Setup of run B:
// SNN
module SNN(
	clk,
	rst_n,
	in_valid,
	img,
	ker,
	weight,
	out_valid,
	out_data
);
export LEC_CHECK = 0
export ABC_AREA = 1
export CAP_MARGIN = 20
export CORE_MARGIN = 2
export CORE_UTILIZATION = 70
export MAX_ROUTING_LAYER = met4
export SETUP_SLACK_MARGIN = 0.55
export SLEW_MARGIN = 20
create_clock -name core_clock -period 15.7 [get_ports {clk}]
run.sh (not shown) runs the stock make flow with config.mk's settings and CLKGATE_MAP_FILE=.
Stage in which a tool error killed run B: 5_1_grt.
What run H does differently from run B at the input level:
- a change of CORE_UTILIZATION from 70 to 40
- a deleted ABC_AREA that had been 1
- a deleted MAX_ROUTING_LAYER that had been met4
- a deleted SETUP_SLACK_MARGIN that had been 0.55
- a change of the clock period (ns, I/O delays scaled along) from 15.7 to 16.5
[summary]
- Run H: full flow OK, the timing, DRC and antenna checks passed
- For overall die width, dividing the value from run B by the value from run H gives 0.75.
- Parity-gate share of the synthesized area counting xor and xnor cells: run H vs run B up 1.1 points
- Compared with run B, run H shows a higher and-or/or-and share of the synthesized area.
- Instance area at placement is higher on run H
- In the metrics for run B and run H, the one carrying the lower total half-perimeter wirelength after legalization and detailed placement is run H.
- Re simple-gate portion of the synthesized area: run H is 4.0 points down on run B.
- Run H against run B; chip area in the Yosys report is up slightly.
- Taking run B as the reference, in run H final RePlAce weighted congestion fell by 27%; starting utilization of the core area decreased 31 points; die area up about 80%; area after synthesis went up.


## v56
SNN again, from the RTL that the note above started with.
Design SNN, start of the top module:
module SNN(
	clk,
	rst_n,
	in_valid,
	img,
	ker,
	weight,
	out_valid,
	out_data
);
input clk;
input rst_n;
input in_valid;
input [7:0] img;
input [7:0] ker;
input [7:0] weight;
output reg out_valid;
output reg [9:0] out_data;
genvar x, y;
reg [6:0] count_in;
wire [2:0] count_in_x;
wire [1:0] count_in_y;
wire [2:0] count_row;
reg [7:0] image[2:0][5:0];
reg [7:0] kernel[8:0];
reg [7:0] fc_weight[3:0];
reg conv_in_valid;
wire conv_out_valid;
reg [63:0] next_conv_in;
reg [71:0] conv_in;
wire [19:0] conv_out;
wire [7:0] conv_quantize_out;
wire conv_quantize_out_valid;
wire [7:0] max_pool_out;
wire max_pool_out_valid;
wire [16:0] fc_out_1;
wire [16:0] fc_out_2;
wire fc_out_valid;
wire [7:0] fc_quantization_out_1;
wire [7:0] fc_quantization_out_2;
wire fc_quantization_out_valid;
wire [9:0] l1_out;
wire l1_out_valid;
assign count_in_x = count_in % 'd6;
assign count_in_y = (count_in / 'd6) % 'd3;
assign count_row = (count_in / 'd6) % 'd6;
always@(posedge clk or negedge rst_n) begin
	if(!rst_n)
		count_in <= 0;
	else if(in_valid)
		count_in <= count_in + 1;
	else
		count_in <= 0;
end
generate
for(x=0;x<6;x=x+1) begin
	for(y=0;y<3;y=y+1) begin
		always@(posedge clk) begin
			if(x == count_in_x && count_in_y == y)
				image[y][x] <= img;
			else
				image[y][x] <= image[y][x];
		end
	end
end
for(x=0;x<9;x=x+1) begin
	always@(posedge clk) begin
		if(x == count_in)
			kernel[x] <= ker;
		else
			kernel[x] <= kernel[x];
	end
end
for(x=0;x<4;x=x+1) begin
	always@(posedge clk) begin
		if(in_valid && x == count_in)
			fc_weight[x] <= weight;
		else
			fc_weight[x] <= fc_weight[x];
	end
end
endgenerate
wire [23:0] row1;
wire [23:0] row2;
wire [23:0] row3;
assign row1 = {image[0][count_in_x],image[0][count_in_x-1],image[0][count_in_x-2]};
assign row2 = {image[1][count_in_x],image[1][count_in_x-1],image[1][count_in_x-2]};
assign row3 = {image[2][count_in_x],image[2][count_in_x-1],image[2][count_in_x-2]};
always@(*) begin
	case(count_in_y)
	'd2: next_conv_in = {row3[15:0],row2,row1};
	'd0: next_conv_in = {row1[15:0],row3,row2};
	'd1: next_conv_in = {row2[15:0],row1,row3};
	default: next_conv_in = 0;
	endcase
end
always@(*) begin
	if(count_row > 1 && count_in_x > 1)
		conv_in = {img,next_conv_in};
	else
		conv_in = 0;
end
always@(*) begin
	conv_in_valid = count_row > 1 && count_in_x > 1;
end
  ...
Settings: LEC_CHECK=0, CAP_MARGIN=20, CELL_PAD_IN_SITES_GLOBAL_PLACEMENT=0, CORE_MARGIN=2, CORE_UTILIZATION=65, CTS_CLUSTER_DIAMETER=30, CTS_CLUSTER_SIZE=33, GPL_TIMING_DRIVEN=1, SLEW_MARGIN=20, TNS_END_PERCENT=35; clock period 15.6 ns.
v56 finished every stage; the final checks, however, were not passed, the failures being setup timing.
#### Input delta (v13 over v56)
==> flow/config.mk <==
export PLATFORM = sky130hd
export DESIGN_NAME = SNN
export DESIGN_NICKNAME = SNN
export VERILOG_FILES = /design/flow/design.v
export SDC_FILE = /design/flow/constraint.sdc
export NUM_CORES = 4
export LEC_CHECK = 0
export ABC_AREA = 1
export CAP_MARGIN = 20
export CORE_MARGIN = 2
export CORE_UTILIZATION = 53
export SLEW_MARGIN = 20
==> flow/constraint.sdc <==
create_clock -name core_clock -period 9.16 [get_ports {clk}]
set_input_delay 1.8320 -clock core_clock [delete_from_list [all_inputs] [get_ports {clk}]]
set_output_delay 1.8320 -clock core_clock [all_outputs]
set_load 0.01 [all_outputs]
==> results <==
- Flow for v13 halted at global routing (5_1_grt), error code GRT-0232.
- Taking v56 as the reference point, the synthesized cell count of v13 rises by about 14%.
- v13 vs v56: die span in x up by a little under 10%
- Going from v56 to v13, post-DP HPWL higher, clock buffer count from CTS lower.
- v13 vs. v56: netlist area before placement decreased by 1.7% relative to the old numbers; post-placement cell area increased by about 20% relative to the old numbers; post-synthesis chip area from yosys decreased by 1.7% relative to the old numbers; area fraction in and, or, nand and nor cells increased by 4.0 points relative to the old numbers.
- Yosys stat cell total: v13 vs v56 up about 14%
Input changes introduced in v28 (baseline for comparison: v13):
diff --git a/flow/config.mk b/flow/config.mk
--- a/flow/config.mk
+++ b/flow/config.mk
@@ -11 +11,3 @@
-export CORE_UTILIZATION = 53
+export CORE_UTILIZATION = 72
+export CTS_CLUSTER_SIZE = 98
+export PLACE_DENSITY = 0.38
@@ -12,0 +15 @@
+export TNS_END_PERCENT = 40
==> flow/constraint.sdc <==
create_clock -name core_clock -period 10.3 [get_ports {clk}]
set_input_delay 2.0600 -clock core_clock [delete_from_list [all_inputs] [get_ports {clk}]]
set_output_delay 2.0600 -clock core_clock [all_outputs]
set_load 0.01 [all_outputs]
## What came out
v28 did not finish: a tool error stopped it during global routing (5_1_grt).
v28 vs v13 on width of the chip: v28 is the lower one.
Reported for v13 and v28, Yosys chip area turned out identical to the last digit.
Against v13, area of the core in v28 fell by more than a quarter.
Number of cell rows: v28 vs v13 down 17
Per the comparison of v28 with v13, instance area at placement saw a decrease; I/O pin count level; die size -28000 um^2; routability congestion estimate shows an increase of 30%.
Modified inputs, v43 compared to v28
diff --git a/flow/config.mk b/flow/config.mk
--- a/flow/config.mk
+++ b/flow/config.mk
@@ -8 +7,0 @@
-export ABC_AREA = 1
@@ -11,3 +10 @@
-export CORE_UTILIZATION = 72
-export CTS_CLUSTER_SIZE = 98
-export PLACE_DENSITY = 0.38
+export CORE_UTILIZATION = 58
@@ -15 +11,0 @@
-export TNS_END_PERCENT = 40
==> flow/constraint.sdc <==
create_clock -name core_clock -period 13.5 [get_ports {clk}]
set_input_delay 2.7000 -clock core_clock [delete_from_list [all_inputs] [get_ports {clk}]]
set_output_delay 2.7000 -clock core_clock [all_outputs]
set_load 0.01 [all_outputs]
Findings:
To summarise v43: no stage aborted, but the layout did not pass its checks, failing on setup timing. v28 never completed, since it errored out during global routing (5_1_grt). Sort v28 and v43 by area of the mapped netlist, descending, and v43 comes first. Xor/xnor share of the synthesized area in v43 is 1.1 points above v28. Adder and majority gate portion of the synthesized area, v28 and v43: smaller value in v43. Relative to v28, instance area at placement has decreased by 2300 um^2 in v43. Between v28 and v43, core region area increased. v43 vs. v28: synthesized-area fraction occupied by and/or/nand/nor cells dropped 4.0 points, die footprint climbed about 26%. Going from v28 to v43, weighted congestion reported at the end of routability-driven placement shrank by more than a quarter.
